### flow/run.sh
#!/bin/bash
# the make line also repeats each setting of config.mk as NAME=value (left out here)
make -C /OpenROAD-flow-scripts/flow DESIGN_CONFIG=/design/flow/config.mk WORK_HOME=/design/flow/orfs CLKGATE_MAP_FILE= finish
### flow/config.mk
export PLATFORM = sky130hd
export DESIGN_NAME = CPU
export DESIGN_NICKNAME = CPU
export VERILOG_FILES = /design/flow/design.v
export SDC_FILE = /design/flow/constraint.sdc
export NUM_CORES = 4
export LEC_CHECK = 0
export CAP_MARGIN = 20
export CORE_MARGIN = 2
export CORE_UTILIZATION = 56
export SLEW_MARGIN = 20
### flow/constraint.sdc
create_clock -name core_clock -period 6.14 [get_ports {clk}]
set_input_delay 1.2280 -clock core_clock [delete_from_list [all_inputs] [get_ports {clk}]]
set_output_delay 1.2280 -clock core_clock [all_outputs]
set_load 0.01 [all_outputs]
### flow/design.v
`timescale 1ns / 1ps
module mux(in0, in1, select, out);
    input wire select; 
    input wire [7:0] in0;
    input wire [7:0] in1;
    output reg[7:0] out;
    always @(*)
    begin
        if(select == 0)
        begin
            out <= in0;
        end
        else begin
            out <= in1;
        end
    end
endmodule
`timescale 1ns / 1ps
module mux32bit(in0, in1, select, out);
    input wire select; 
    input wire [31:0] in0;
    input wire [25:0] in1;
    output reg[31:0] out;
    always @(*)
    begin
        if(select == 0)
        begin
            out <= in0;
        end
        else begin
            out <= {{6{1'b0}},in1};
        end
    end
endmodule 
`timescale 1ns / 1ps
module mux64bit(in0, in1, select, out);
    input wire select; 
    input wire [63:0] in0;
    input wire [63:0] in1;
    output reg[63:0] out;
    always @(*)
    begin
        if(select == 0)
        begin
            out <= in0;
        end
        else begin
            out <= in1;
        end
    end
endmodule 
`timescale 1ns / 1ps
module control_unit(
    input [31:0] instruction,
    output reg 	     TypeDetect,  
    output reg       ALUSrc,     
    output reg       MemToReg,   
    output reg       MemToVecReg,  
    output reg       RegWriteEnable,   
    output reg       VecRegWriteEnable,  
    output reg       VecWrite,    
    output reg       MemWrite,   
    output reg       Branch,     
    output reg [5:0] ALUOp,      
    output reg       Jump        
);
wire [5:0] opcode;
assign opcode = instruction [31:26];
reg [15:0]  controlSignal;
always @(*)
begin
    case (opcode)
    6'b000000: controlSignal = 16'b0010010000000000;  
    6'b000001: controlSignal = 16'b0010010000000010;  
    6'b000010: controlSignal = 16'b0010010000000100;  
    6'b000100: controlSignal = 16'b0010010000001000;  
    6'b000101: controlSignal = 16'b0010010000001010;  
    6'b000110: controlSignal = 16'b0010010000001100;  
    6'b001000: controlSignal = 16'b0010010000010000;  
    6'b001001: controlSignal = 16'b0010010000010010;  
    6'b001010: controlSignal = 16'b0010010000010100;  
    6'b001011: controlSignal = 16'b0010010000010110;  
    6'b010000: controlSignal = 16'b0100000000100000;  
    6'b010001: controlSignal = 16'b0100000000100010;  
    6'b010010: controlSignal = 16'b0100000000100100;  
    6'b001101: controlSignal = 16'b0011010000000000;  
    6'b001110: controlSignal = 16'b0011010000001000;  
    6'b001111: controlSignal = 16'b0011010000001100;  
    6'b100011: controlSignal = 16'b0011000010010110;  
    6'b011111: controlSignal = 16'b0011000010010100;  
    6'b101101: controlSignal = 16'b1001000000000000;  
    6'b101110: controlSignal = 16'b0001000100000000;  
    6'b100101: controlSignal = 16'b0001100000000000;  
    6'b100110: controlSignal = 16'b0001001000000000;  
    6'b101000: controlSignal = 16'b0011010000010100;  
    6'b110000: controlSignal = 16'b0000000011100001;  
    6'b101100: controlSignal = 16'b0000001100000000;  
    6'b101111: controlSignal = 16'b1000100000000000;  
    default:   controlSignal = 16'b0000000000000000;  
    endcase
end
always @(*)
    begin
	MemToVecReg = controlSignal[15];
	VecRegWriteEnable = controlSignal[14];
	TypeDetect = controlSignal[13];
        ALUSrc   = controlSignal[12];
        MemToReg = controlSignal[11];
        RegWriteEnable = controlSignal[10];
        MemWrite = controlSignal[9];
        VecWrite  = controlSignal[8];
        Branch   = controlSignal[7];
        ALUOp    = controlSignal[6:1];
        Jump     = controlSignal[0];
    end
endmodule
`timescale 1ns / 1ps
module ProgramCounter(
    input clk,
    input reset,
    input zero,
    input branch,
    input jump,
    input [31:0] regAddress,
    output reg [31:0] pc 
);
    wire [31:0] pcPlus4;
    wire [1:0] pcControl;
    assign pcPlus4 = pc + 4;
    assign pcControl = (jump | (branch==1 & zero == 1)) ? 2'b01 : 2'b00;
    always @(posedge clk)
    begin
        if(reset == 1)
            pc <= 32'h00000000;
        else
        begin
            case(pcControl)
                2'b01: pc <= regAddress;                                                     
                default: pc <= pcPlus4;                                                      
            endcase
        end
    end
endmodule
`timescale 1ns / 1ps
module Register_File(
        clk,
        read_addr1,
        read_addr2,
        read_data1,
        read_data2,
        write_addr,
        write_data,
        write_enable
    );
input wire clk;
input wire [4:0]  read_addr1;
input wire [4:0]  read_addr2;
input wire [4:0]  write_addr;
input wire [7:0] write_data;
input wire        write_enable;
output reg [7:0] read_data1;
output reg [7:0] read_data2;
    reg [7:0] Register_File [30:0];  
always @(*)
    begin
    read_data1 = 8'b00000000;
    read_data2 = 8'b00000000;
    if (read_addr1 != 5'b11111) begin
        read_data1 = Register_File[read_addr1];
    end 
    if (read_addr2 != 5'b11111) begin
        read_data2 = Register_File[read_addr2]; 
    end
    end
always @(posedge(clk))
    begin
    if (write_enable) begin
        if (write_addr != 5'b11111) begin
            Register_File[write_addr] <= write_data;   
        end
    end
   end
endmodule
`timescale 1ns / 1ps
module VectorRegisterFile(
        clk,
        read_data1,
        read_data2,
	read_addr1,
	read_addr2,
        write_data,
	write_addr,
        write_enable
    );
input wire clk;
input wire [63:0] write_data;
input wire        write_enable;
input wire [4:0] write_addr;
input wire [4:0] read_addr1;
input wire [4:0] read_addr2;
output reg [63:0] read_data1;
output reg [63:0] read_data2;
reg [63:0] Register_File [2:0];  
always @(*)
    begin
     read_data1 = {64{1'b0}};
     read_data2 = {64{1'b0}};
     if (read_addr1 < 5'd3) begin
	    read_data1 = Register_File[read_addr1[1:0]];
    	end	
     if (read_addr2 < 5'd3) begin
    	read_data2 = Register_File[read_addr2[1:0]];	
    	end
end
always @(posedge(clk))
    begin
        if (write_enable) begin
    	    if (write_addr < 5'd3) begin
    	        Register_File[write_addr[1:0]] <= write_data;  
    	    end 
        end
    end
endmodule
`timescale 1ns / 1ps
module ALU(clk,a, b, alufn, enable, otp, zero, overflow);
    input wire clk;
    input wire [7:0] a;
    input wire [7:0] b;
    input wire [5:0] alufn;  
    input wire 	     enable;
    output reg [7:0] otp;
    output reg zero;  
    output reg overflow;
    always @(*)
    begin
	otp = {8{1'b0}};
	zero = 1'b0;
	overflow = 1'b0;
	if(enable) begin
        casex(alufn)
            6'b0000xx: begin
        if(alufn[1:0] == 2'b00)
            begin  
                otp = a + b;
                zero = (otp==0)?1:0;
                if ((a >= 0 && b >= 0 && otp < 0) || (a < 0 && b < 0 && otp >= 0))
                    overflow = 1;
                else
                    overflow = 0;
            end
        else if(alufn[1:0] == 2'b01)  
            begin
                otp = a-b;
                zero = (otp==0)?1:0;
                if ((a >= 0 && b < 0 && otp < 0) || (a < 0 && b >= 0 && otp > 0))
                    overflow = 1;
                else
                    overflow = 0;
            end
        else if (alufn[1:0] == 2'b10)  
            begin
                otp = a*b;
                zero = (otp==0)?1:0;
                overflow = 0;
            end
    end
            6'b0001xx: begin
        case (alufn[1:0])
        2'b00:  
            begin
                otp = a & b;
                overflow = 0;
                zero = (otp==0)?1:0;
            end
        2'b01:  
            begin
                otp = a | b;
                overflow = 0;
                zero = (otp==0)?1:0;
            end
        2'b10:   
                begin
                    otp = a ^ b;
                    overflow = 0;
                    zero = (otp==0)?1:0;
                end
        endcase
    end
            6'b0010xx: begin
        case(alufn[1:0])
        2'b00:  
            begin
                otp = a<<b;
                zero = (otp == 0)?1:0;
                overflow = 0;
            end
        2'b01:  
            begin
                otp = a>>b;
                zero = (otp == 0)?1:0;
                overflow = 0;
            end
        2'b10:  
            begin
                otp = (a<b)? 1:0;
                zero = (otp == 0 && a!=b)?1:0;
                overflow = 0;
            end
	2'b11:  
	    begin
		otp = (a==b)?1:0;
		zero = (otp==0)?1:0;
		overflow = 0;
	    end
        endcase
    end
            default:
            begin 
                otp = {8{1'b0}};
            end
        endcase
    end
    else begin
	otp = {8{1'b0}};
	end
end
endmodule
module VPU(
    input wire clk,
    input wire [63:0] a,
    input wire [63:0] b,
    input wire 	      enable,
    input wire [5:0] opCode,  
    output reg [63:0] out);
    reg [31:0] temp;
    always @(*) begin
	out = {64{1'b0}};
	temp = {32{1'b0}};
	if (enable) begin
	case(opCode)
	6'b010000: begin
	out[7:0] = a[7:0] + b[7:0];
	out[15:8] = a[15:8] + b[15:8];
	out[23:16] = a[23:16] + b[23:16];
	out[31:24] = a[31:24] + b[31:24];
	out[39:32] = a[39:32] + b[39:32];
	out[47:40] = a[47:40] + b[47:40];
	out[55:48] = a[55:48] + b[55:48];
	out[63:56] = a[63:56] + b[63:56];
	end
	6'b010001: begin
	out[7:0] = a[7:0] - b[7:0];
	out[15:8] = a[15:8] - b[15:8];
	out[23:16] = a[23:16] - b[23:16];
	out[31:24] = a[31:24] - b[31:24];
	out[39:32] = a[39:32] - b[39:32];
	out[47:40] = a[47:40] - b[47:40];
	out[55:48] = a[55:48] - b[55:48];
	out[63:56] = a[63:56] - b[63:56];
	end
	6'b010010: begin
	temp[15:0] = a[7:0]*b[7:0];
	temp[31:16] = temp[15:0];
	temp[15:0] = a[15:8]*b[15:8];
	temp[31:16] = temp[31:16] + temp[15:0];
	temp[15:0] = a[23:16]*b[23:16];
	temp[31:16] = temp[31:16] + temp[15:0];
	temp[15:0] = a[31:24]*b[31:24];
	temp[31:16] = temp[31:16] + temp[15:0];
	temp[15:0] = a[39:32]*b[39:32];
	temp[31:16] = temp[31:16] + temp[15:0];
	temp[15:0] = a[47:40]*b[47:40];
	temp[31:16] = temp[31:16] + temp[15:0];
	temp[15:0] = a[55:48]*b[55:48];
	temp[31:16] = temp[31:16] + temp[15:0];
	temp[15:0] = a[63:56]*b[63:56];
	temp[31:16] = temp[31:16] + temp[15:0];
	out[7:0] = temp[23:16];
	end
endcase
end
else begin
out = {64{1'b0}};
end
end
endmodule
`timescale 1ns / 1ps
module CPU( input clk,
	input rst,
	input wire [31:0] inst,
	input wire [63:0]	main_memory_input_data_path,
	output reg[63:0] main_memory_output_data_path,
	output wire[31:0] pc_inst_addr,
	output wire		Vector_Write_Access, 
	output wire		Memory_Write_Access,
	output wire		Load_Vector_Flag,
	output wire 		Load_Word_Flag,
	output wire[11:0]	Main_Memory_Address
	);
	wire[31:0]	instruction;
    	wire[31:0]	reg_data1;
	reg[31:0]	temp_reg_data1;
	wire[5:0]		Opcode;
	wire		Branch_Control;
	wire		Jump_Control;
	wire		Word_Reg_Write_Enable;
	wire		Vect_Reg_Write_Enable;
	wire		Vector_vs_Word;
	wire		Reg_Imm_Flag;
	wire[4:0]	destination_reg;
	wire[4:0] 	source_reg1;
	wire[4:0] 	source_reg2;
	wire[7:0] 	operand1;
	wire[7:0]	temp_operand2;
	wire[7:0] 	operand2;
	wire[7:0] 	alu_output_word;
	wire[7:0]	data_to_wordreg;
	wire[63:0] 	vect_operand1;
	wire[63:0]	vect_operand2;
	wire[63:0]	vpu_vec_output;
	wire[63:0]	data_to_vec_reg;
	wire 		zero;
	wire		overflow;
	wire[63:0] 	vector_output_memory;
	wire[7:0]	word_output_memory;
	wire[63:0]	vector_input_memory;
	wire[7:0]	word_input_memory;
	wire		Reg_Address_Read;
ProgramCounter prc(.clk(clk),
	.reset(rst),
	.zero(zero),
	.branch(Branch_Control),
	.jump(Jump_Control),
	.regAddress(reg_data1),
	.pc(pc_inst_addr)
);
assign instruction = inst;
control_unit control_signal(.instruction(instruction),
	.ALUOp(Opcode),
	.VecWrite(Vector_Write_Access),
	.MemWrite(Memory_Write_Access),
	.Branch(Branch_Control),
	.Jump(Jump_Control),
	.RegWriteEnable(Word_Reg_Write_Enable),
	.VecRegWriteEnable(Vect_Reg_Write_Enable),
	.MemToVecReg(Load_Vector_Flag),
	.MemToReg(Load_Word_Flag),
	.TypeDetect(Vector_vs_Word),
	.ALUSrc(Reg_Imm_Flag)
);
mux32bit RegAddselect(.select(Jump_Control),
	.in0(temp_reg_data1),
	.in1(instruction[25:0]),
	.out(reg_data1)
);
assign destination_reg = instruction[25:21];
assign source_reg1 = instruction[20:16];
assign source_reg2 = instruction[15:11];
assign word_output_memory = main_memory_input_data_path[7:0];
assign vector_output_memory = main_memory_input_data_path;
assign Reg_Address_Read = Load_Word_Flag & Load_Vector_Flag;
mux DataToReg(.select(Load_Word_Flag),
	.in0(alu_output_word),
	.in1(word_output_memory),
	.out(data_to_wordreg)
);
mux64bit VectToReg(.select(Load_Vector_Flag),
	.in0(vpu_vec_output),
	.in1(vector_output_memory),
	.out(data_to_vec_reg)
);
Register_File reg_value_retrival_And_Update(.clk(clk),
		.read_addr1(source_reg1),
		.read_addr2(source_reg2),
		.read_data1(operand1),
		.read_data2(temp_operand2),
		.write_addr(destination_reg),
		.write_data(data_to_wordreg),
		.write_enable(((Word_Reg_Write_Enable & !Vect_Reg_Write_Enable) | Load_Word_Flag) & !Reg_Address_Read)
);
mux decision_between_immediate_reg(.select(Reg_Imm_Flag),
	.in0(temp_operand2),
	.in1(instruction[15:8]),
	.out(operand2)
);
VectorRegisterFile vect_value_retrival_And_Update(.clk(clk),
		.read_addr1(source_reg1),
		.read_addr2(source_reg2),
		.read_data1(vect_operand1),
		.read_data2(vect_operand2),
		.write_addr(destination_reg),
		.write_data(data_to_vec_reg),
		.write_enable(((Vect_Reg_Write_Enable & !Word_Reg_Write_Enable) | Load_Vector_Flag) & !Reg_Address_Read)
);
ALU alu(.clk(clk),
	.a(operand1), 
	.b(operand2), 	
	.alufn(Opcode), 
	.enable(Vector_vs_Word), 
	.otp(alu_output_word), 
	.zero(zero), 
	.overflow(overflow)
);
VPU vpu(.clk(clk),
	.a(vect_operand1),
	.b(vect_operand2),
	.enable((!Vector_vs_Word) & (Vect_Reg_Write_Enable)),
	.opCode(Opcode),
	.out(vpu_vec_output)
);
assign vector_input_memory = vect_operand1;
assign word_input_memory = operand1;
always @(posedge clk) begin
	if (Load_Word_Flag & !Memory_Write_Access & Load_Vector_Flag & !Vector_Write_Access) begin
		temp_reg_data1 <= main_memory_input_data_path[31:0];
	end
end
always @(*) 
    begin
    main_memory_output_data_path = {64{1'b0}};
    if(!Load_Word_Flag & Memory_Write_Access & !Load_Vector_Flag & !Vector_Write_Access) begin
	main_memory_output_data_path[63:8] = 56'h00000000000000;
        main_memory_output_data_path[7:0] = word_input_memory;
    end 
    else if (!Load_Word_Flag & !Memory_Write_Access & !Load_Vector_Flag & Vector_Write_Access) begin
	main_memory_output_data_path = vector_input_memory;
    end
    else if ((!Load_Word_Flag & Memory_Write_Access & !Load_Vector_Flag & Vector_Write_Access)) begin
	main_memory_output_data_path[63:32] = 32'h00000000;
	main_memory_output_data_path[31:0] = pc_inst_addr;
	end
end
assign Main_Memory_Address = instruction[11:0];
endmodule
==> out/results.txt, run 1 <==
Status = finished with violations
Failing Checks = setup timing
Final WS setup = -2.953 ns
Hold Path Stages = 2
R2R Path End = vect_value_retrival_And_Update.Register_File[2][7]
Hold Path End = prc.pc[30]
Top area cell types = edfxtp_1 (36%), fa_1 (8.7%), ha_1 (7.8%)
Worst hold start = temp_reg_data1[30]
Setup crit start = inst[12]
RSZ-0062 raised after global routing = yes
Pre-Repair DR Iteration Count = 6
Sw power = 2988 uW
Crit path buffers/inverters = 8
Cell repeated most along the worst path = fa_1
Final period utilization = 148.1%
Final hold vios = 0
Sw Ratio = 29.53%
FFs w/ async S/R, synth = 0%
PD cells = 198.9 nW/um^2
Antenna-violating nets left = 0
Setup Skew = 0.07691 ns
Cells on worst reg2reg path = 27
Actual slew at the worst max-slew pin = 1.131 ns
Combinational power share = 26.8%
Vias in the first global route = 34,592
Flop pwr share = 37.8%
Yosys top cell area share = 35.87%
Placed cell areas = 46,720 um^2
Clock share of power = 35.4%
Post-Syn Area = 39,520 um^2
Crit path largest cell delay = 0.60 ns
Core area = 69,910 um^2
Period minus WS final = 9.093 ns
All-Layer GR Usage = 41.55%
Dominant synthesized flop cell = edfxtp_1
Slowest-stage cell, CP = fa_1
Worst path top cell family by delay = adder cells
Final Util = 72.77%
Crit end category = flip-flop
Unique masters post-synth = 82
HPWL after DPL = 109,500 um
DRC = 0
Clk sinks = 504
Crit Path Class = primary input to flip-flop
WHS = 0.5337 ns
Max Fclk = 110.0 MHz
Pins Over Slew Limit = 0
# Cells Yosys = 3,655
Largest net degree at the start of global routing = 65
CP Capture Point = vect_value_retrival_And_Update.Register_File[2][7]
Yosys warns = 10
Log Warnings = 59
First-pass GRT wire length = 224,300 um
Area Overhead vs Synth = 28.73%
H-Tree Depth = 2
P_clk = 3580 uW
Grt ovf = 0
Seq pwr = 3830 uW
Initial antenna violation count = 4
Most frequent cell after synthesis = edfxtp_1
Simple share = 11.41%
Post-route cell area = 50,870 um^2
HP Class = flip-flop to flip-flop
Yosys stat area = 39,520 um^2
Fp util = 56.53%
Number of enable flip-flop cells = 472
DR vias = 34,378
Total CTS buffers = 54
XORs/XNORs by Area = 6.349%
Max_slew headroom = 24.34%
Internal power = 7132 uW
Synth Net Count = 4,171
Routed WL = 153,400 um
WL per Instance = 28.46 um
R2r setup slk = -2.18 ns
Aoi share = 10.23%
TritonCTS clock tree = done
Syn avg cell area = 10.81 um^2
Area leader, netlist = edfxtp_1
Final TNS setup = -81.41 ns
Max Cap Violations = 0
Finish-stage setup viols = 111
Total die size = 72,700 um^2
Routability cong. = 1.022
Post-Synthesis Cells = 3,655
Critical path arrival = 9.44 ns
Deepest clock path buffer count = 3
Worst Setup Start Kind = primary input
Vias per Instance = 6.377
Crit path DRT = 6.49 ns
Critical path depth = 32
Height of the die = 269.6 um
Mux cell area share = 12.04%
Yosys adder share = 16.50%
Clk root buf = clkbuf_16
Crit-path max FO = 7
Comb group = 2710 uW
I/O pin cnt = 210
Main power group = sequential cells
Maximum VDD drop = 0.0003260 V
Clock-pin slew on the worst setup and hold paths = 0.06 ns
Comb area leader = adder cells
Post-synthesis sequential area ratio = 37.49%
Commonest cells post-synth = edfxtp_1 (472), nor2_1 (375), nand2_1 (338), inv_1 (335), ha_1 (246)
Leakage = 0.02057 uW
Initial drt markers = 4,456
Fillcell total = 4,899
Row Count = 97
I/O Buffers = 209
Die Span X = 269.6 um
Final Net Count = 4,917
Yosys reg bits = 504
Late-Pin Clk Latency = 0.68 ns
[cell type report]
class,count,area [um^2],area share (%)
Antenna cell,5,12.51,0.02460
Inverter,343,1294,2.543
Multi-Input combinational cell,2617,23450,46.09
Timing Repair Buffer,881,8202,16.12
Clock buffer,65,1393,2.738
Clock inverter,36,530.5,1.043
Sequential cell,504,14810,29.12
Tap cell,940,1176,2.312
[stage by stage]
stage,std cells,power [uW],setup WS (ns)
floorplan,3655,5259,-3.287
global placement,5167,6127,-3.851
detailed placement,5167,6181,-3.947
CTS,5385,9881,-2.828
global route,5386,10390,-3.092
finish,5391,10120,-2.953
[metal layers]
layer / GRT usage, % / share of wire, % / vias up
li1: - / - / 14442
met1: 55.51 / 37 / 16824
met2: 64.38 / 45 / 2561
met3: 9.449 / 12 / 549
met4: 20.04 / 5.8 / 2
met5: 0 / 0.0091 / -
[timing repair]
item / CTS / global route
pin swaps: 95 / 72
cloned: 11 / 4
resized: 179 / 103
setup endpoints to repair: 148 / 122
hold buffers: 0 / 0
buffers inserted: 115 / 28
==> run 2: changes to the inputs <==
ABC_AREA = 0   (was not set)
CAP_MARGIN = 25   (was 20)
CELL_PAD_IN_SITES_DETAIL_PLACEMENT = 2   (was not set)
CELL_PAD_IN_SITES_GLOBAL_PLACEMENT = 2   (was not set)
CORE_ASPECT_RATIO = 1.29   (was not set)
CORE_MARGIN = 4   (was 2)
CORE_UTILIZATION = 19   (was 56)
CTS_CLUSTER_SIZE = 45   (was not set)
GPL_ROUTABILITY_DRIVEN = 1   (was not set)
GPL_TIMING_DRIVEN = 0   (was not set)
MIN_ROUTING_LAYER = met1   (was not set)
PLACE_DENSITY = 0.85   (was not set)
SETUP_SLACK_MARGIN = 3.02   (was not set)
SLEW_MARGIN = 15   (was 20)
TNS_END_PERCENT = 90   (was not set)
clock period = 11.7 ns   (was 6.14 ns; I/O delays follow)
==> out/results.txt, run 2 <==
Top area cell types = edfxtp_1 (36%), fa_1 (8.7%), ha_1 (7.8%)
Crit-path max FO = 7
Hold buffer count at cts = 0
Core area = 206,200 um^2
CP Capture Point = vect_value_retrival_And_Update.Register_File[1][7]
Actual slew at the worst max-slew pin = 1.784 ns
Total die size = 215,400 um^2
H-Tree Depth = 2
Status = finished with violations
Post-route cell area = 53,150 um^2
FFs w/ async S/R, synth = 0%
Final hold vios = 0
Critical path arrival = 12.14 ns
Worst slack at placement = -2.147 ns
Post-Syn Area = 39,520 um^2
Critical path depth = 31
Worst hold start = temp_reg_data1[30]
DRC = 0
Internal power = 3528 uW
Yosys adder share = 16.50%
Commonest cells post-synth = edfxtp_1 (472), nor2_1 (375), nand2_1 (338), inv_1 (335), ha_1 (246)
HP Class = flip-flop to flip-flop
Crit end category = flip-flop
First-pass GRT wire length = 349,100 um
Late-Pin Clk Latency = 0.69 ns
Crit Path Class = primary input to flip-flop
Crit path DRT = 12.09 ns
DR vias = 41,871
Initial antenna violation count = 59
Initial drt markers = 6,373
Simple share = 11.41%
Comb area leader = adder cells
Deepest clock path buffer count = 3
Routed WL = 286,400 um
Largest net degree at the start of global routing = 33
Max_slew headroom = -19.34%
Clk root buf = clkbuf_16
Setup Skew = 0.07028 ns
Cells on worst reg2reg path = 31
Grt ovf = 0
Seq pwr = 2010 uW
Leakage = 0.02021 uW
Height of the die = 526.0 um
WL per Instance = 39.98 um
Total power draw = 5443 uW
Die Span X = 409.5 um
Clk sinks = 504
Log Warnings = 57
Pins Over Slew Limit = 2
Crit path largest cell delay = 0.68 ns
Dominant synthesized flop cell = edfxtp_1
Final Net Count = 4,820
Comb group = 1540 uW
Antenna-violating nets left = 0
Vias in the first global route = 41,254
Syn avg cell area = 10.81 um^2
Vias per Instance = 5.845
Total CTS buffers = 50
# Cells Yosys = 3,655
Sw Ratio = 35.19%
Period minus WS final = 11.75 ns
Unique masters post-synth = 82
Clock share of power = 34.7%
Synth Net Count = 4,171
R2r setup slk = 1.92 ns
PD cells = 102.4 nW/um^2
Cell repeated most along the worst path = fa_1
Yosys top cell area share = 35.87%
Area leader, netlist = edfxtp_1
Worst Setup Start Kind = primary input
Failing Checks = capacitance limit, slew limit, setup timing
Finish-stage setup viols = 3
Crit path buffers/inverters = 8
Final TNS setup = -0.1468 ns
Routability cong. = 0.9650
Max Fclk = 85.10 MHz
R2R Path End = vect_value_retrival_And_Update.Register_File[1][7]
Fp util = 19.16%
Yosys reg bits = 504
HPWL after DPL = 171,000 um
Setup crit start = inst[14]
Post-synthesis sequential area ratio = 37.49%
Yosys warns = 10
Area Overhead vs Synth = 34.51%
Hold Path Stages = 2
Clock-pin slew on the worst setup and hold paths = 0.09 ns
Post-Synthesis Cells = 3,655
Placed cell areas = 46,170 um^2
TritonCTS clock tree = done
I/O Buffers = 196
XORs/XNORs by Area = 6.349%
Combinational power share = 28.3%
Aoi share = 10.23%
RSZ-0062 raised after global routing = yes
I/O pin cnt = 210
Maximum VDD drop = 0.0001245 V
Mux cell area share = 12.04%
Slowest-stage cell, CP = fa_1
Pre-Repair DR Iteration Count = 6
Flop pwr share = 37.0%
P_clk = 1890 uW
Reg2Reg Launch Point = vect_value_retrival_And_Update.Register_File[0][0]
Sw power = 1916 uW
Main power group = sequential cells
Final Util = 25.78%
Hold Path End = prc.pc[30]
Number of enable flip-flop cells = 472
Most frequent cell after synthesis = edfxtp_1
Row Count = 189
Yosys stat area = 39,520 um^2
Final WS setup = -0.05050 ns
Max Cap Violations = 1
All-Layer GR Usage = 23.14%
Final period utilization = 100.4%
Worst path top cell family by delay = adder cells
==> run 2: per-layer routing <==
metal / up-vias / track usage, % / part of all wire (%)
li1: 14306 / - / -
met2: 4977 / 34.55 / 41
met3: 2132 / 11.06 / 16
met1: 20429 / 24.69 / 31
met4: 27 / 19.18 / 13
met5: - / 0 / 0.15
==> run 2: stage by stage <==
stage                     std cells  hold WS (ns)
after floorplan                3655        0.4700
after global placement         6620        0.5009
after detailed placement       6681        0.4985
after CTS                      7010        0.5351
after global routing           7117        0.5518
final                          7163        0.5334
==> run 2: area by class of cell <==
type,count,area (um^2)
fillers,22662,153100
flip-flops and latches,504,14810
multi-input cells,2616,23770
well taps,2769,3465
inverters,343,1319
clock buffers,54,1266
repair buffers,597,5655
clock inverters,39,440.4
plain buffers,192,2300
diodes,49,122.6
==> run 2: timing repair <==
item	4_1_cts	5_1_grt
buffers inserted	235	85
gates resized	453	123
cloned	1	0
endpoints found under the setup margin	314	188
pin swaps	116	70
==> run 3: changes to the inputs <==
ABC_AREA = not set   (was 0)
CAP_MARGIN = 10   (was 25)
CELL_PAD_IN_SITES_GLOBAL_PLACEMENT = not set   (was 2)
CORE_ASPECT_RATIO = 1.68   (was 1.29)
CORE_MARGIN = 2   (was 4)
CORE_UTILIZATION = 57   (was 19)
CTS_CLUSTER_SIZE = not set   (was 45)
GPL_ROUTABILITY_DRIVEN = not set   (was 1)
GPL_TIMING_DRIVEN = not set   (was 0)
MAX_ROUTING_LAYER = met5   (was not set)
MIN_ROUTING_LAYER = not set   (was met1)
PLACE_DENSITY = 0.69   (was 0.85)
SETUP_SLACK_MARGIN = 3.17   (was 3.02)
SLEW_MARGIN = 20   (was 15)
TNS_END_PERCENT = 35   (was 90)
clock period = 18.1 ns   (was 11.7 ns; I/O delays follow)
==> out/results.txt, run 3 <==
Status = aborted with a tool error
Stop stage = detailed placement
Run Error = [ERROR DPL-0033] detailed placement checks failed during check placement.
Most frequent cell after synthesis = edfxtp_1
I/O pin cnt = 210
Mux cell area share = 12.04%
Post-Synthesis Cells = 3,655
Fp util = 57.42%
Unique masters post-synth = 82
Yosys reg bits = 504
Yosys warns = 10
Yosys top cell area share = 35.87%
Post-synthesis sequential area ratio = 37.49%
# Cells Yosys = 3,655
Dominant synthesized flop cell = edfxtp_1
Aoi share = 10.23%
Yosys adder share = 16.50%
Routability cong. = 1.003
Top area cell types = edfxtp_1 (36%), fa_1 (8.7%), ha_1 (7.8%)
Core area = 68,820 um^2
Area leader, netlist = edfxtp_1
Height of the die = 345.3 um
Die Span X = 207.1 um
Simple share = 11.41%
Syn avg cell area = 10.81 um^2
Yosys stat area = 39,520 um^2
Synth Net Count = 4,171
Total die size = 71,520 um^2
Number of enable flip-flop cells = 472
Row Count = 125
Post-Syn Area = 39,520 um^2
Commonest cells post-synth = edfxtp_1 (472), nor2_1 (375), nand2_1 (338), inv_1 (335), ha_1 (246)
FFs w/ async S/R, synth = 0%
XORs/XNORs by Area = 6.349%
Comb area leader = adder cells
I/O Buffers = 209
[run 3: metrics by stage]
step	instances	area, um^2	total power (uW)	hold WS [ns]	worst slack, ns
3_3_place_gp	4642	42370	1961	0.4870	4.385
2_1_floorplan	3655	39520	1753	0.4700	6.101
==> run 4: changes to the inputs <==
CAP_MARGIN = 20   (was 10)
CELL_PAD_IN_SITES_DETAIL_PLACEMENT = not set   (was 2)
CORE_ASPECT_RATIO = not set   (was 1.68)
CORE_UTILIZATION = 56   (was 57)
MAX_ROUTING_LAYER = not set   (was met5)
PLACE_DENSITY = not set   (was 0.69)
SETUP_SLACK_MARGIN = not set   (was 3.17)
TNS_END_PERCENT = 70   (was 35)
clock period = 6.17 ns   (was 18.1 ns; I/O delays follow)
==> out/results.txt, run 4 <==
Yosys adder share = 16.50%
Aoi share = 10.23%
Initial drt markers = 5,130
DRC = 0
All-Layer GR Usage = 40.62%
Number of enable flip-flop cells = 472
FFs w/ async S/R, synth = 0%
Initial antenna violation count = 6
Synth Net Count = 4,171
Max Fclk = 109.6 MHz
Actual slew at the worst max-slew pin = 1.171 ns
Late-Pin Clk Latency = 0.67 ns
Log Warnings = 58
Row Count = 97
Vias per Instance = 6.344
Critical path arrival = 9.51 ns
Failing Checks = setup timing
Status = finished with violations
Crit path largest cell delay = 0.59 ns
Total power draw = 9996 uW
Commonest cells post-synth = edfxtp_1 (472), nor2_1 (375), nand2_1 (338), inv_1 (335), ha_1 (246)
Largest net degree at the start of global routing = 53
Hold Path Stages = 2
Area leader, netlist = edfxtp_1
Seq pwr = 3810 uW
Vias in the first global route = 34,085
CP Capture Point = vect_value_retrival_And_Update.Register_File[2][7]
PD cells = 197.8 nW/um^2
Final period utilization = 147.9%
Met2 Track Usage GR = 63.02%
Antenna-violating nets left = 0
Crit path buffers/inverters = 11
I/O Buffers = 209
Clock share of power = 35.6%
HP Class = flip-flop to flip-flop
R2R Path End = vect_value_retrival_And_Update.Register_File[2][7]
Max Cap Violations = 0
Crit path DRT = 6.55 ns
Top area cell types = edfxtp_1 (36%), fa_1 (8.7%), ha_1 (7.8%)
Setup crit start = inst[16]
Height of the die = 269.6 um
WL per Instance = 28.67 um
DR vias = 34,163
Unique masters post-synth = 82
Worst Setup Start Kind = primary input
Clk root buf = clkbuf_16
Worst path top cell family by delay = adder cells
Die Span X = 269.6 um
Slowest-stage cell, CP = fa_2
Comb group = 2620 uW
Post-synthesis sequential area ratio = 37.49%
Hold Path End = prc.pc[29]
Post-Synthesis Cells = 3,655
H-Tree Depth = 2
Critical path depth = 34
Yosys stat area = 39,520 um^2
Total die size = 72,700 um^2
Clock-pin slew on the worst setup and hold paths = 0.07 ns
Clk sinks = 504
Routability cong. = 1.016
First-pass GRT wire length = 219,700 um
Deepest clock path buffer count = 3
Maximum VDD drop = 0.0004163 V
Crit Path Class = primary input to flip-flop
Busiest layer in global routing = met2
Main power group = sequential cells
Final Net Count = 4,914
Final WS setup = -2.955 ns
Area Overhead vs Synth = 27.89%
# Cells Yosys = 3,655
Max_slew headroom = 21.66%
Yosys top cell area share = 35.87%
Syn avg cell area = 10.81 um^2
Worst slack at placement = -4.008 ns
Most frequent cell after synthesis = edfxtp_1
Sw Ratio = 29.70%
Finish-stage setup viols = 114
Leakage = 0.02058 uW
Setup Skew = 0.04580 ns
Routed WL = 154,400 um
Cell repeated most along the worst path = fa_1
Dominant synthesized flop cell = edfxtp_1
Yosys warns = 10
Yosys reg bits = 504
Total CTS buffers = 55
RSZ-0062 raised after global routing = yes
Final hold vios = 0
TritonCTS clock tree = done
Worst hold start = temp_reg_data1[29]
Combinational power share = 26.3%
Mux cell area share = 12.04%
Simple share = 11.41%
Flop pwr share = 38.1%
P_clk = 3560 uW
Period minus WS final = 9.125 ns
Crit-path max FO = 9
XORs/XNORs by Area = 6.349%
Hold buffer count at cts = 0
Fp util = 56.53%
Core area = 69,910 um^2
Crit end category = flip-flop
Comb area leader = adder cells
HPWL after DPL = 109,500 um
Internal power = 7027 uW
Pins Over Slew Limit = 0
Sw power = 2969 uW
Post-Syn Area = 39,520 um^2
Grt ovf = 0
Cells on worst reg2reg path = 27
GR Util met1 = 55.10%
R2r setup slk = -2.08 ns
Pre-Repair DR Iteration Count = 7
Met3 global-route usage = 9.556%
I/O pin cnt = 210
[run 4: final cells by class]
class,instances,area [um^2]
tap,940,1176
antenna,1,2.502
inverter,343,1289
sequential,504,14810
multi-input combinational,2617,23180
timing repair buffer,877,8164
fill,4961,19370
clock buffer,66,1418
clock inverter,37,496.7
[run 4: through the flow]
| step | instances | hold slack (ns) | area, um^2 | utilization [%] | TNS (ns) |
|---|---|---|---|---|---|
| after floorplan | 3655 | 0.4700 | 40020 | - | -79.20 |
| after global placement | 5172 | 0.4993 | 46680 | 66.78 | -262.34 |
| after detailed placement | 5172 | 0.5140 | 46680 | 66.77 | -282.09 |
| after CTS | 5322 | 0.5238 | 49590 | 70.94 | -69.22 |
| after global routing | 5384 | 0.5646 | 50530 | 72.29 | -95.63 |
| final | 5385 | 0.5228 | 50540 | 72.29 | -85.35 |
[run 4: what timing repair did]
item / in CTS / in global routing
setup endpoints to repair: 149 / 114
buffers inserted: 40 / 57
gates resized: 123 / 74
hold endpoints to repair: 0 / 0
gates cloned: 8 / 5
pin swaps: 65 / 46
[run 4: metal layers]
layer | share of wire, % | wire length (um)
met1 | 38 | 58170
met2 | 44 | 68670
met3 | 12 | 18350
met4 | 6.0 | 9194
met5 | 0.019 | 29
==> run 5: changes to the inputs <==
CELL_PAD_IN_SITES_DETAIL_PLACEMENT = 0   (was not set)
CORE_ASPECT_RATIO = 1.69   (was not set)
CORE_UTILIZATION = 45   (was 56)
GPL_ROUTABILITY_DRIVEN = 1   (was not set)
GPL_TIMING_DRIVEN = 1   (was not set)
PLACE_DENSITY_LB_ADDON = 0.29   (was not set)
SETUP_SLACK_MARGIN = 0.24   (was not set)
SLEW_MARGIN = 5   (was 20)
TNS_END_PERCENT = not set   (was 70)
clock period = 7.97 ns   (was 6.17 ns; I/O delays follow)
==> out/results.txt, run 5 <==
Unique masters post-synth = 82
Post-synthesis sequential area ratio = 37.49%
Crit Path Class = primary input to flip-flop
Cells on worst reg2reg path = 27
# Cells Yosys = 3,655
Max Fclk = 106.6 MHz
Internal power = 5172 uW
Hold buffer count at cts = 0
Synth Net Count = 4,171
Most frequent cell after synthesis = edfxtp_1
Combinational power share = 26.0%
H-Tree Depth = 2
Clk sinks = 504
Pre-Repair DR Iteration Count = 8
PD cells = 146.1 nW/um^2
Post-Syn Area = 39,520 um^2
Core area = 87,150 um^2
Hold Path Stages = 2
Leakage = 0.02004 uW
All-Layer GR Usage = 33.33%
Top area cell types = edfxtp_1 (36%), fa_1 (8.7%), ha_1 (7.8%)
Maximum VDD drop = 0.0002177 V
Mux cell area share = 12.04%
Simple share = 11.41%
Crit end category = flip-flop
R2r setup slk = -0.35 ns
WHS = 0.5234 ns
Setup Skew = 0.03210 ns
Yosys warns = 10
Aoi share = 10.23%
P_clk = 2470 uW
Vias per Instance = 5.892
Crit-path max FO = 5
Comb area leader = adder cells
TritonCTS clock tree = done
Fp util = 45.34%
Number of enable flip-flop cells = 472
Final Net Count = 4,828
Sw power = 2148 uW
HPWL after DPL = 116,700 um
Die Span X = 231.9 um
Max_slew headroom = 20.29%
Routed WL = 154,100 um
Actual slew at the worst max-slew pin = 1.191 ns
Slowest-stage cell, CP = fa_2
Critical path depth = 34
RSZ-0062 raised after global routing = yes
Seq pwr = 2950 uW
Syn avg cell area = 10.81 um^2
Worst path top cell family by delay = adder cells
Routability cong. = 1.023
Initial drt markers = 2,531
Vias in the first global route = 33,780
Sw Ratio = 29.34%
I/O pin cnt = 210
Status = finished with violations
FFs w/ async S/R, synth = 0%
Deepest clock path buffer count = 3
Setup crit start = inst[19]
Log Warnings = 56
Crit path largest cell delay = 0.58 ns
Yosys reg bits = 504
Worst hold start = temp_reg_data1[29]
DRC = 0
DR vias = 32,393
Area Overhead vs Synth = 26.77%
Finish-stage setup viols = 19
Worst Setup Start Kind = primary input
Total CTS buffers = 48
Final period utilization = 117.7%
Total die size = 90,280 um^2
Placed cell areas = 46,220 um^2
Final Util = 57.48%
XORs/XNORs by Area = 6.349%
Yosys stat area = 39,520 um^2
R2R Path End = vect_value_retrival_And_Update.Register_File[1][7]
Height of the die = 389.2 um
Flop pwr share = 40.3%
Period minus WS final = 9.382 ns
HP Class = flip-flop to flip-flop
Comb group = 1900 uW
Hold Path End = prc.pc[29]
Dominant synthesized flop cell = edfxtp_1
Area leader, netlist = edfxtp_1
Crit path DRT = 8.34 ns
Clk root buf = clkbuf_16
Max Cap Violations = 0
Clock-pin slew on the worst setup and hold paths = 0.07 ns
Total power draw = 7320 uW
Final WS setup = -1.412 ns
Failing Checks = setup timing
Pins Over Slew Limit = 0
I/O Buffers = 209
Grt ovf = 0
Largest net degree at the start of global routing = 51
First-pass GRT wire length = 217,200 um
CP Capture Point = vect_value_retrival_And_Update.Register_File[1][7]
Critical path arrival = 9.75 ns
Clock share of power = 33.7%
Commonest cells post-synth = edfxtp_1 (472), nor2_1 (375), nand2_1 (338), inv_1 (335), ha_1 (246)
Final hold vios = 0
Late-Pin Clk Latency = 0.63 ns
Yosys top cell area share = 35.87%
Fillcell total = 7,430
Initial antenna violation count = 3
Post-route cell area = 50,090 um^2
Crit path buffers/inverters = 11
Antenna-violating nets left = 0
Main power group = sequential cells
Row Count = 141
Post-Synthesis Cells = 3,655
Yosys adder share = 16.50%
WL per Instance = 28.03 um
## run 5: layout make-up
cell class / count / area, um^2 / share of cell area (%)
multi-input cells: 2616 / 23220 / 46.36
inverters: 343 / 1296 / 2.588
diodes: 3 / 7.507 / 0.01499
repair buffers: 799 / 7665 / 15.30
clock buffers: 55 / 1270 / 2.535
well taps: 1144 / 1431 / 2.857
clock inverters: 34 / 382.9 / 0.7643
flip-flops and latches: 504 / 14810 / 29.57
## run 5: timing repair
item | in CTS | in global routing
gates resized | 128 | 171
pin swaps | 76 | 99
gates cloned | 3 | 10
setup endpoints to repair | 80 | 50
buffers inserted | 63 | 36
## run 5: layer usage
metal	GRT usage [%]	wire length (um)
met4	29.56	18000
met5	0	8
met3	4.933	9434
met1	32.61	47920
met2	60.25	78750
## run 5: stage by stage
stage          setup TNS (ns)  cells  worst slack (ns)
5_1_grt                -16.73   5496            -1.690
6_report               -13.54   5498            -1.412
2_1_floorplan          -16.36   3655            -1.823
4_1_cts                -14.83   5447            -1.446
3_5_place_dp           -94.56   5292            -2.483
3_3_place_gp           -93.57   5290            -2.344
==> run 6: changes to the inputs <==
CELL_PAD_IN_SITES_DETAIL_PLACEMENT = not set   (was 0)
CORE_ASPECT_RATIO = not set   (was 1.69)
CORE_UTILIZATION = 58   (was 45)
GPL_ROUTABILITY_DRIVEN = not set   (was 1)
GPL_TIMING_DRIVEN = not set   (was 1)
PLACE_DENSITY_LB_ADDON = not set   (was 0.29)
SETUP_SLACK_MARGIN = not set   (was 0.24)
SLEW_MARGIN = 20   (was 5)
clock period = 6.13 ns   (was 7.97 ns; I/O delays follow)
==> out/results.txt, run 6 <==
Status = finished with violations
Failing Checks = setup timing
Yosys top cell area share = 35.87%
CP Capture Point = vect_value_retrival_And_Update.Register_File[2][7]
PD cells = 195.8 nW/um^2
Clk sinks = 504
Clock-pin slew on the worst setup and hold paths = 0.06 ns
WHS = 0.5515 ns
Height of the die = 265.0 um
DR vias = 34,679
Period minus WS final = 9.128 ns
Worst Setup Start Kind = primary input
R2R Path End = vect_value_retrival_And_Update.Register_File[2][7]
Grt ovf = 0
Late-Pin Clk Latency = 0.66 ns
Internal power = 6988 uW
Aoi share = 10.23%
Yosys reg bits = 504
Worst slack at placement = -4.072 ns
Max Cap Violations = 0
Dominant synthesized flop cell = edfxtp_1
Yosys adder share = 16.50%
HPWL after DPL = 109,100 um
Critical path arrival = 9.47 ns
Sw power = 2920 uW
Fp util = 58.74%
Syn avg cell area = 10.81 um^2
Row Count = 95
Top area cell types = edfxtp_1 (36%), fa_1 (8.7%), ha_1 (7.8%)
Worst path top cell family by delay = adder cells
Post-Synthesis Cells = 3,655
Seq pwr = 3830 uW
Slowest-stage cell, CP = fa_1
Comb group = 2560 uW
Largest net degree at the start of global routing = 65
WL per Instance = 28.81 um
Crit-path max FO = 6
Top sig layer = met5
Commonest cells post-synth = edfxtp_1 (472), nor2_1 (375), nand2_1 (338), inv_1 (335), ha_1 (246)
Crit end category = flip-flop
I/O Buffers = 209
P_clk = 3510 uW
Main power group = sequential cells
Routed WL = 153,500 um
Critical path depth = 33
Core area = 67,280 um^2
Pre-Repair DR Iteration Count = 7
Final Non-Filler Cells = 5,326
TritonCTS clock tree = done
R2r setup slk = -2.30 ns
Vias per Instance = 6.511
Unique masters post-synth = 82
First-pass GRT wire length = 226,500 um
Crit Path Class = primary input to flip-flop
Yosys stat area = 39,520 um^2
Setup Skew = 0.04725 ns
Initial drt markers = 5,188
HP Class = flip-flop to flip-flop
Die Span X = 265.0 um
XORs/XNORs by Area = 6.349%
Deepest clock path buffer count = 3
Most frequent cell after synthesis = edfxtp_1
Maximum VDD drop = 0.0003649 V
Final hold vios = 0
Cells on worst reg2reg path = 28
Hold buffer count at cts = 0
Vias in the first global route = 35,501
Routability cong. = 1.001
Clk root buf = clkbuf_16
All-Layer GR Usage = 43.49%
Hold Path End = prc.pc[28]
Met3 WL = 19,850 um
Comb area leader = adder cells
Post-Place Cells = 5,107
Sw Ratio = 29.47%
Worst hold start = temp_reg_data1[28]
Combinational power share = 25.8%
Antenna-violating nets left = 0
Post-Syn Area = 39,520 um^2
Simple share = 11.41%
Pins Over Slew Limit = 0
Initial antenna violation count = 3
Finish-stage setup viols = 157
Area Overhead vs Synth = 28.05%
# Cells Yosys = 3,655
Number of enable flip-flop cells = 472
Max Fclk = 109.6 MHz
Cell repeated most along the worst path = fa_1
Mux cell area share = 12.04%
FFs w/ async S/R, synth = 0%
Total CTS buffers = 53
Actual slew at the worst max-slew pin = 1.043 ns
Clock share of power = 35.5%
Total die size = 70,230 um^2
Crit path DRT = 6.47 ns
Yosys warns = 10
Final period utilization = 148.9%
Synth Net Count = 4,171
Area leader, netlist = edfxtp_1
M1 WL = 56,930 um
Leakage = 0.02061 uW
Log Warnings = 58
I/O pin cnt = 210
Crit path largest cell delay = 0.57 ns
Setup crit start = inst[17]
DR WL met2 = 68,360 um
Final WS setup = -2.998 ns
H-Tree Depth = 2
Crit path buffers/inverters = 10
Hold Path Stages = 2
RSZ-0062 raised after global routing = yes
Max_slew headroom = 29.81%
Final Net Count = 4,919
DRC = 0
Flop pwr share = 38.7%
Post-synthesis sequential area ratio = 37.49%
## run 6: cell type report
cell class                 count  area (um^2)
antenna                        5        12.51
inverter                     343         1289
tap                          873         1092
sequential                   504        14810
clock inverter                31        426.7
multi-input combinational   2617        23310
clock buffer                  69         1438
timing repair buffer         884         8214
fill                        4360        16680
## run 6: per-stage QoR
step / util [%] / TNS (ns) / power [uW] / instance area [um^2]
2_1_floorplan: - / -67.89 / 5268 / 40040
3_3_place_gp: 69.43 / -252.48 / 6137 / 46710
3_5_place_dp: 69.43 / -279.73 / 6189 / 46710
4_1_cts: 74.94 / -127.60 / 9754 / 50420
5_1_grt: 75.19 / -132.60 / 10140 / 50590
6_report: 75.21 / -112.35 / 9908 / 50600
## run 6: routing by layer
metal,global-route usage [%],vias up
met5,0,-
met4,20.75,2
met3,11.72,574
met2,67.23,2709
met1,57.29,16936
li1,-,14458
## run 6: repair_timing
item,CTS,global route
pin swaps,77,30
resized,174,69
buffers inserted,126,32
cloned,7,2
setup endpoints to repair,145,186
==> run 7: changes to the inputs <==
ABC_AREA = 0   (was not set)
CAP_MARGIN = 35   (was 20)
CELL_PAD_IN_SITES_DETAIL_PLACEMENT = 2   (was not set)
CELL_PAD_IN_SITES_GLOBAL_PLACEMENT = 2   (was not set)
CORE_ASPECT_RATIO = 1.29   (was not set)
CORE_MARGIN = 4   (was 2)
CORE_UTILIZATION = 16   (was 58)
CTS_CLUSTER_SIZE = 45   (was not set)
GPL_ROUTABILITY_DRIVEN = 0   (was not set)
GPL_TIMING_DRIVEN = 1   (was not set)
MIN_ROUTING_LAYER = met2   (was not set)
PLACE_DENSITY_LB_ADDON = 0.01   (was not set)
SETUP_SLACK_MARGIN = 3.02   (was not set)
SLEW_MARGIN = 15   (was 20)
TNS_END_PERCENT = 90   (was not set)
clock period = 11.7 ns   (was 6.13 ns; I/O delays follow)
==> out/results.txt, run 7 <==
Status = finished clean
Crit path buffers/inverters = 7
Fillcell total = 27,255
Seq pwr = 2010 uW
Final hold vios = 0
Setup crit start = inst[12]
All-Layer GR Usage = 28.26%
XORs/XNORs by Area = 6.349%
H-Tree Depth = 3
Total die size = 255,100 um^2
Final period utilization = 88.51%
Yosys warns = 10
Final Net Count = 4,728
Deepest clock path buffer count = 3
Flop pwr share = 35.9%
Yosys adder share = 16.50%
Mux cell area share = 12.04%
Post-synthesis sequential area ratio = 37.49%
Initial drt markers = 4,986
Final Non-Filler Cells = 7,518
Core area = 244,900 um^2
Critical path depth = 30
Sw power = 1849 uW
Worst Setup Start Kind = primary input
Antenna-violating nets left = 0
Crit Path Class = primary input to flip-flop
I/O pin cnt = 210
Simple share = 11.41%
Late-Pin Clk Latency = 0.74 ns
DRC = 0
Critical path arrival = 10.75 ns
Leakage = 0.01984 uW
Post-Synthesis Cells = 3,655
Actual slew at the worst max-slew pin = 1.046 ns
Largest net degree at the start of global routing = 61
Most frequent cell after synthesis = edfxtp_1
Max_slew headroom = 30.24%
Finish-stage setup viols = 0
Internal power = 3755 uW
Area leader, netlist = edfxtp_1
Post-Place Cells = 7,246
Final Util = 21.43%
Total CTS buffers = 72
Number of enable flip-flop cells = 472
TritonCTS clock tree = done
Initial antenna violation count = 7
WHS = 0.5229 ns
Synth Net Count = 4,171
HP Class = flip-flop to flip-flop
Period minus WS final = 10.36 ns
Dominant synthesized flop cell = edfxtp_1
Clk sinks = 504
WL per Instance = 32.34 um
Routed WL = 243,100 um
Pre-Repair DR Iteration Count = 5
Yosys top cell area share = 35.87%
Hold Path Stages = 2
Crit-path max FO = 6
Max Fclk = 96.57 MHz
I/O Buffers = 209
Worst hold start = temp_reg_data1[29]
Comb group = 1330 uW
Max Cap Violations = 0
Pins Over Slew Limit = 0
Row Count = 206
Vias in the first global route = 53,307
Aoi share = 10.23%
DR vias = 42,884
Setup Skew = 0.06228 ns
Height of the die = 572.4 um
Vias per Instance = 5.704
Crit path DRT = 12.10 ns
Cell repeated most along the worst path = fa_1
Slowest-stage cell, CP = fa_2
Log Warnings = 57
P_clk = 2260 uW
Hold Path End = prc.pc[29]
HPWL after DPL = 183,400 um
Worst path top cell family by delay = adder cells
Comb area leader = adder cells
Die Span X = 445.6 um
PD cells = 106.8 nW/um^2
Crit path largest cell delay = 0.66 ns
Cells on worst reg2reg path = 29
Commonest cells post-synth = edfxtp_1 (472), nor2_1 (375), nand2_1 (338), inv_1 (335), ha_1 (246)
Yosys reg bits = 504
Area Overhead vs Synth = 32.78%
Syn avg cell area = 10.81 um^2
Main power group = clock
Grt ovf = 0
R2R Path End = vect_value_retrival_And_Update.Register_File[1][7]
Fp util = 16.14%
RSZ-0062 raised after global routing = yes
Clk root buf = clkbuf_16
Combinational power share = 23.7%
Yosys stat area = 39,520 um^2
Sw Ratio = 32.99%
CP Capture Point = vect_value_retrival_And_Update.Register_File[1][7]
FFs w/ async S/R, synth = 0%
Unique masters post-synth = 82
Top area cell types = edfxtp_1 (36%), fa_1 (8.7%), ha_1 (7.8%)
# Cells Yosys = 3,655
Hold buffer count at cts = 0
R2r setup slk = 3.06 ns
Clock-pin slew on the worst setup and hold paths = 0.06 ns
Maximum VDD drop = 0.0001032 V
Clock share of power = 40.3%
First-pass GRT wire length = 324,600 um
Crit end category = flip-flop
Post-Syn Area = 39,520 um^2
==> run 7: area by class of cell <==
| cell class | count | area (um^2) | share of cell area [%] |
|---|---|---|---|
| diodes | 31 | 77.57 | 0.1478 |
| inverters | 343 | 1289 | 2.456 |
| multi-input cells | 2616 | 23230 | 44.28 |
| well taps | 3224 | 4034 | 7.688 |
| flip-flops and latches | 504 | 14810 | 28.23 |
| clock inverters | 37 | 441.7 | 0.8418 |
| repair buffers | 675 | 6686 | 12.74 |
| clock buffers | 88 | 1892 | 3.606 |
==> run 7: layer usage <==
layer  share of wire, %  track usage, %  vias up
met1                  0               -    14501
li1                   -               -    14004
met4                3.5           2.878       36
met2                 56           36.19    13694
met3                 40           36.62      649
met5               0.60           5.310        -
==> run 7: what timing repair did <==
action,in CTS,in global routing
buffers inserted,59,36
gates cloned,7,3
resized,141,81
endpoints found under the setup margin,141,110
pin swaps,52,30
==> run 7: through the flow <==
stage               total power [uW]  TNS [ns]  setup slack, ns  cell area, um^2
floorplan                       2720         0            1.161            39800
global placement                3290   -0.3245          -0.1082            47760
detailed placement              3298   -0.2977         -0.09925            47930
CTS                             5654         0            1.377            51580
global route                    5882         0           0.9755            52410
finish                          5604         0            1.344            52470
==> run 8: changes to the inputs <==
ABC_AREA = not set   (was 0)
CAP_MARGIN = 20   (was 35)
CELL_PAD_IN_SITES_DETAIL_PLACEMENT = 0   (was 2)
CELL_PAD_IN_SITES_GLOBAL_PLACEMENT = not set   (was 2)
CORE_ASPECT_RATIO = 0.97   (was 1.29)
CORE_MARGIN = 2   (was 4)
CORE_UTILIZATION = 55   (was 16)
CTS_CLUSTER_SIZE = not set   (was 45)
GPL_ROUTABILITY_DRIVEN = 1   (was 0)
MIN_ROUTING_LAYER = not set   (was met2)
PLACE_DENSITY_LB_ADDON = 0.29   (was 0.01)
SETUP_SLACK_MARGIN = 0.24   (was 3.02)
SLEW_MARGIN = 40   (was 15)
TNS_END_PERCENT = not set   (was 90)
clock period = 7.68 ns   (was 11.7 ns; I/O delays follow)
==> out/results.txt, run 8 <==
Hold Path End = prc.pc[29]
Sw Ratio = 28.73%
Syn avg cell area = 10.81 um^2
Synth Net Count = 4,171
Worst Setup Start Kind = primary input
P_clk = 2800 uW
Routability cong. = 0.9886
I/O Buffers = 209
Unique masters post-synth = 82
Worst slack at placement = -2.707 ns
R2r setup slk = -0.62 ns
Cell repeated most along the worst path = fa_1
TritonCTS clock tree = done
Main power group = sequential cells
Crit path largest cell delay = 0.58 ns
Crit path DRT = 8.04 ns
Finish-stage setup viols = 27
Seq pwr = 3060 uW
PD cells = 154.8 nW/um^2
DRC = 0
Grt ovf = 0
Total power draw = 7677 uW
Sw power = 2206 uW
Number of enable flip-flop cells = 472
Crit end category = flip-flop
Cells on worst reg2reg path = 28
Pins Over Slew Limit = 0
Max Cap Violations = 0
All-Layer GR Usage = 37.04%
Aoi share = 10.23%
Clock-pin slew on the worst setup and hold paths = 0.06 ns
Vias per Instance = 6.257
Worst path top cell family by delay = adder cells
Comb group = 1820 uW
CP Capture Point = vect_value_retrival_And_Update.Register_File[0][7]
Crit-path max FO = 6
Area Overhead vs Synth = 25.47%
Dominant synthesized flop cell = edfxtp_1
Leakage = 0.02003 uW
Worst hold start = temp_reg_data1[29]
Commonest cells post-synth = edfxtp_1 (472), nor2_1 (375), nand2_1 (338), inv_1 (335), ha_1 (246)
Max Fclk = 106.8 MHz
Yosys warns = 10
Combinational power share = 23.7%
Fp util = 55.76%
Max_slew headroom = 41.73%
RSZ-0062 raised after global routing = yes
Flop pwr share = 39.9%
Final Util = 69.96%
Clock share of power = 36.4%
First-pass GRT wire length = 205,200 um
Final Non-Filler Cells = 5,295
Actual slew at the worst max-slew pin = 0.8708 ns
Yosys top cell area share = 35.87%
Internal power = 5471 uW
R2R Path End = vect_value_retrival_And_Update.Register_File[0][7]
Critical path arrival = 9.73 ns
HPWL after DPL = 101,600 um
Initial antenna violation count = 4
Top area cell types = edfxtp_1 (36%), fa_1 (8.7%), ha_1 (7.8%)
Post-Synthesis Cells = 3,655
Comb area leader = adder cells
Failing Checks = setup timing
Yosys adder share = 16.50%
Initial drt markers = 4,289
Setup crit start = inst[17]
Pre-Repair DR Iteration Count = 6
HP Class = flip-flop to flip-flop
Antenna-violating nets left = 0
Hold Path Stages = 2
Late-Pin Clk Latency = 0.67 ns
Final Net Count = 4,833
Row Count = 96
Crit Path Class = primary input to flip-flop
Most frequent cell after synthesis = edfxtp_1
Final period utilization = 121.9%
Log Warnings = 57
Height of the die = 268.0 um
Total die size = 74,010 um^2
I/O pin cnt = 210
Mux cell area share = 12.04%
Crit path buffers/inverters = 10
Area leader, netlist = edfxtp_1
Final WS setup = -1.685 ns
H-Tree Depth = 2
WL per Instance = 26.31 um
Core area = 70,870 um^2
Post-Place Cells = 5,076
# Cells Yosys = 3,655
DR vias = 33,130
Vias in the first global route = 32,274
WHS = 0.4966 ns
Period minus WS final = 9.365 ns
Post-Syn Area = 39,520 um^2
Maximum VDD drop = 0.0002065 V
Final hold vios = 0
Total CTS buffers = 53
FFs w/ async S/R, synth = 0%
Die Span X = 276.2 um
Status = finished with violations
Yosys reg bits = 504
Setup Skew = 0.04497 ns
Critical path depth = 33
Yosys stat area = 39,520 um^2
Clk root buf = clkbuf_16
Slowest-stage cell, CP = fa_1
Routed WL = 139,300 um
Post-synthesis sequential area ratio = 37.49%
Largest net degree at the start of global routing = 60
Deepest clock path buffer count = 3
Clk sinks = 504
Simple share = 11.41%
Hold buffer count at cts = 0
XORs/XNORs by Area = 6.349%
==> run 8: timing repair <==
action,CTS,global route
cloned,2,3
resized,137,63
setup endpoints to repair,49,61
buffers inserted,90,22
pin swaps,69,84
==> run 8: cell type report <==
type	instances	area, um^2
Tap cell	931	1165
Multi-Input combinational cell	2616	23110
Timing Repair Buffer	799	7303
Sequential cell	504	14810
Fill cell	5132	21290
Inverter	343	1287
Clock inverter	40	528.0
Antenna cell	2	5.005
Clock buffer	60	1373
==> run 8: stage by stage <==
step | TNS, ns | instance area (um^2)
2_1_floorplan | -20.22 | 39820
3_3_place_gp | -67.77 | 45820
3_5_place_dp | -64.32 | 45900
4_1_cts | -21.49 | 49060
5_1_grt | -34.90 | 49580
6_report | -31.88 | 49580
==> run 8: layer usage <==
| metal | routed length [um] | part of all wire, % | GRT usage, % |
|---|---|---|---|
| met1 | 54050 | 39 | 51.14 |
| met2 | 61910 | 44 | 57.44 |
| met3 | 17030 | 12 | 8.077 |
| met4 | 6271 | 4.5 | 14.77 |
| met5 | 50 | 0.036 | 0 |
==> run 9: changes to the inputs <==
ABC_AREA = 1   (was not set)
CELL_PAD_IN_SITES_DETAIL_PLACEMENT = not set   (was 0)
CORE_ASPECT_RATIO = not set   (was 0.97)
CORE_UTILIZATION = 72   (was 55)
CTS_CLUSTER_DIAMETER = 380   (was not set)
CTS_CLUSTER_SIZE = 72   (was not set)
GPL_ROUTABILITY_DRIVEN = not set   (was 1)
GPL_TIMING_DRIVEN = not set   (was 1)
HOLD_SLACK_MARGIN = 0.29   (was not set)
PLACE_DENSITY_LB_ADDON = 0.01   (was 0.29)
SETUP_SLACK_MARGIN = 1.34   (was 0.24)
SLEW_MARGIN = 20   (was 40)
clock period = 5.88 ns   (was 7.68 ns; I/O delays follow)
==> out/results.txt, run 9 <==
Comb area leader = simple AND/OR/NAND/NOR gates
Routability cong. = 1.044
Hold buffer count at cts = 0
Aoi share = 12.14%
# Cells Yosys = 5,182
Row Count = 88
All-Layer GR Usage = 80.40%
Synth Net Count = 5,698
I/O Buffers = 209
H-Tree Depth = 1
Post-Syn Area = 41,550 um^2
Most frequent cell after synthesis = nand2_1
Post-synthesis sequential area ratio = 35.65%
I/O pin cnt = 210
Yosys warns = 10
Simple share = 21.60%
Post-Synthesis Cells = 5,182
Grt ovf = 101
Number of enable flip-flop cells = 472
Core area = 57,370 um^2
Total CTS buffers = 10
Dominant synthesized flop cell = edfxtp_1
Commonest cells post-synth = nand2_1 (1,010), nor2_1 (727), inv_1 (722), edfxtp_1 (472), a21oi_1 (353)
Yosys stat area = 41,550 um^2
Deepest clock path buffer count = 3
Mux cell area share = 0.02409%
HPWL after DPL = 113,800 um
Unique masters post-synth = 61
Stop stage = global routing
Total die size = 59,650 um^2
Fp util = 72.43%
Die Span X = 244.2 um
Clk sinks = 504
XORs/XNORs by Area = 4.911%
Placed cell areas = 49,150 um^2
Yosys reg bits = 504
Run Error = [ERROR GRT-0232] Routing congestion too high. Check the congestion heatmap in the GUI.
Worst slack at placement = -3.773 ns
Status = aborted with a tool error
Top area cell types = edfxtp_1 (34%), nand2_1 (9.1%), fa_1 (8.3%)
FFs w/ async S/R, synth = 0%
Area leader, netlist = edfxtp_1
Height of the die = 244.2 um
Syn avg cell area = 8.018 um^2
Clk root buf = clkbuf_16
Yosys top cell area share = 34.11%
Yosys adder share = 15.69%
==> run 9: layer usage <==
| layer | GRT overflow | track usage (%) |
|---|---|---|
| met1 | 6 | 80.80 |
| met2 | 42 | 93.98 |
| met3 | 18 | 69.06 |
| met4 | 35 | 75.13 |
| met5 | 0 | 51.47 |
==> run 9: what timing repair did <==
| action | CTS |
|---|---|
| pin swaps | 91 |
| cloned | 7 |
| resized | 221 |
| setup endpoints to repair | 451 |
| setup buffers | 86 |
==> run 9: stage by stage <==
| step | std cells | utilization, % | hold slack (ns) |
|---|---|---|---|
| 4_1_cts | 6683 | 89.01 | 0.5239 |
| 2_1_floorplan | 5182 | - | 0.4545 |
| 3_5_place_dp | 6578 | 85.69 | 0.4746 |
| 3_3_place_gp | 6578 | 85.69 | 0.4782 |
==> run 10: changes to the inputs <==
CELL_PAD_IN_SITES_DETAIL_PLACEMENT = 2   (was not set)
CORE_ASPECT_RATIO = 1.69   (was not set)
CORE_UTILIZATION = 19   (was 72)
CTS_CLUSTER_DIAMETER = not set   (was 380)
CTS_CLUSTER_SIZE = 53   (was 72)
GPL_ROUTABILITY_DRIVEN = 1   (was not set)
GPL_TIMING_DRIVEN = 0   (was not set)
HOLD_SLACK_MARGIN = not set   (was 0.29)
MIN_ROUTING_LAYER = met2   (was not set)
PLACE_DENSITY_LB_ADDON = 0.29   (was 0.01)
SETUP_SLACK_MARGIN = 0.24   (was 1.34)
SLEW_MARGIN = 15   (was 20)
clock period = 11.7 ns   (was 5.88 ns; I/O delays follow)
==> out/results.txt, run 10 <==
Status = finished clean
Comb group = 1580 uW
Worst hold start = temp_reg_data1[25]
Slowest-stage cell, CP = fa_1
Deepest clock path buffer count = 3
Fillcell total = 25,124
R2R Path End = vect_value_retrival_And_Update.Register_File[0][7]
Log Warnings = 53
Area leader, netlist = edfxtp_1
Internal power = 3612 uW
Cells on worst reg2reg path = 31
Maximum VDD drop = 0.0001154 V
Pins Over Slew Limit = 0
Grt ovf = 0
Combinational power share = 27.3%
Combinational Area = 23,180 um^2
Dominant synthesized flop cell = edfxtp_1
Final Util = 23.93%
Yosys top cell area share = 34.11%
Synth Net Count = 5,698
Post-Synthesis Cells = 5,182
Clk sinks = 504
Final period utilization = 98.39%
Late-Pin Clk Latency = 0.74 ns
Initial drt markers = 13,916
Unique masters post-synth = 61
Vias in the first global route = 63,381
I/O pin cnt = 210
I/O Buffers = 205
Post-synthesis sequential area ratio = 35.65%
First-pass GRT wire length = 389,900 um
Setup Skew = 0.04761 ns
HP Class = flip-flop to flip-flop
CP Capture Point = vect_value_retrival_And_Update.Register_File[0][7]
Pre-Repair DR Iteration Count = 10
Total power draw = 5782 uW
RSZ-0062 raised after global routing = no
Main power group = clock
Total CTS buffers = 68
Final Net Count = 6,111
R2r setup slk = 2.77 ns
Cell repeated most along the worst path = fa_1
Placed cell areas = 48,270 um^2
Leakage = 0.02130 uW
PD cells = 110.9 nW/um^2
Final Non-Filler Cells = 8,617
Hold Path Stages = 2
Aoi share = 12.14%
Mux cell area share = 0.02409%
WL per Instance = 34.72 um
Finish-stage setup viols = 0
Sw Ratio = 37.53%
Max Cap Violations = 0
Flop pwr share = 34.8%
Post-route cell area = 52,160 um^2
Die Span X = 363.7 um
Total die size = 222,600 um^2
Hold Path End = prc.pc[25]
Crit end category = flip-flop
Row Count = 223
Largest net degree at the start of global routing = 32
Routed WL = 299,100 um
Max Fclk = 86.87 MHz
HPWL after DPL = 229,500 um
WHS = 0.4658 ns
Period minus WS final = 11.51 ns
Seq pwr = 2010 uW
Post-Place Cells = 8,375
Comb area leader = simple AND/OR/NAND/NOR gates
Yosys adder share = 15.69%
Actual slew at the worst max-slew pin = 1.325 ns
Crit path buffers/inverters = 11
FFs w/ async S/R, synth = 0%
Final hold vios = 0
Critical path depth = 34
Height of the die = 611.9 um
Vias per Instance = 6.608
Antenna-violating nets left = 0
# Cells Yosys = 5,182
Simple share = 21.60%
Most frequent cell after synthesis = nand2_1
Crit path largest cell delay = 0.61 ns
Commonest cells post-synth = nand2_1 (1,010), nor2_1 (727), inv_1 (722), edfxtp_1 (472), a21oi_1 (353)
Clk root buf = clkbuf_16
TritonCTS clock tree = done
Sw power = 2170 uW
Fp util = 19.07%
Max_slew headroom = 11.69%
Routability cong. = 1.091
Clock share of power = 37.8%
Core area = 217,900 um^2
Crit path DRT = 12.14 ns
Crit Path Class = primary input to flip-flop
All-Layer GR Usage = 39.48%
Syn avg cell area = 8.018 um^2
Yosys stat area = 41,550 um^2
XORs/XNORs by Area = 4.911%
DR vias = 56,944
Setup crit start = inst[18]
Yosys warns = 10
Initial antenna violation count = 0
Crit-path max FO = 10
Number of enable flip-flop cells = 472
Worst path top cell family by delay = adder cells
Top area cell types = edfxtp_1 (34%), nand2_1 (9.1%), fa_1 (8.3%)
DRC = 0
Critical path arrival = 11.95 ns
Worst Setup Start Kind = primary input
Register area = 14,810 um^2
Post-Syn Area = 41,550 um^2
Yosys reg bits = 504
H-Tree Depth = 3
Area Overhead vs Synth = 25.52%
P_clk = 2190 uW
Clock-pin slew on the worst setup and hold paths = 0.06 ns
run 10: per-stage QoR:
stage / setup slack [ns] / TNS (ns)
6_report: 0.1881 / 0
3_3_place_gp: -7.084 / -983.77
4_1_cts: 0.2414 / 0
3_5_place_dp: -2.832 / -30.11
5_1_grt: 0.1484 / 0
2_1_floorplan: 1.377 / 0
run 10: area by class of cell:
cell class	instances	area share [%]
Antenna cell	43	0.2063
Multi-Input combinational cell	3700	44.45
Buffer	229	3.402
Tap cell	2925	7.017
Clock buffer	90	3.579
Clock inverter	34	0.4990
Inverter	749	5.508
Timing Repair Buffer	343	6.938
Sequential cell	504	28.40
run 10: metal layers:
| metal | global-route usage [%] | vias to the layer above | wire length [um] |
|---|---|---|---|
| met2 | 46.65 | 18309 | 139800 |
| li1 | - | 17702 | - |
| met3 | 43.15 | 2772 | 105100 |
| met1 | - | 18053 | 0 |
| met4 | 22.21 | 108 | 49040 |
| met5 | 19.37 | - | 5172 |
run 10: what timing repair did:
action	4_1_cts	5_1_grt
hold endpoints to repair	0	0
hold buffers	0	0
pin swaps	16	23
endpoints found under the setup margin	15	6
buffers inserted	42	24
resized	160	119
No activity file was given, so power comes from the tool's default toggle rates.
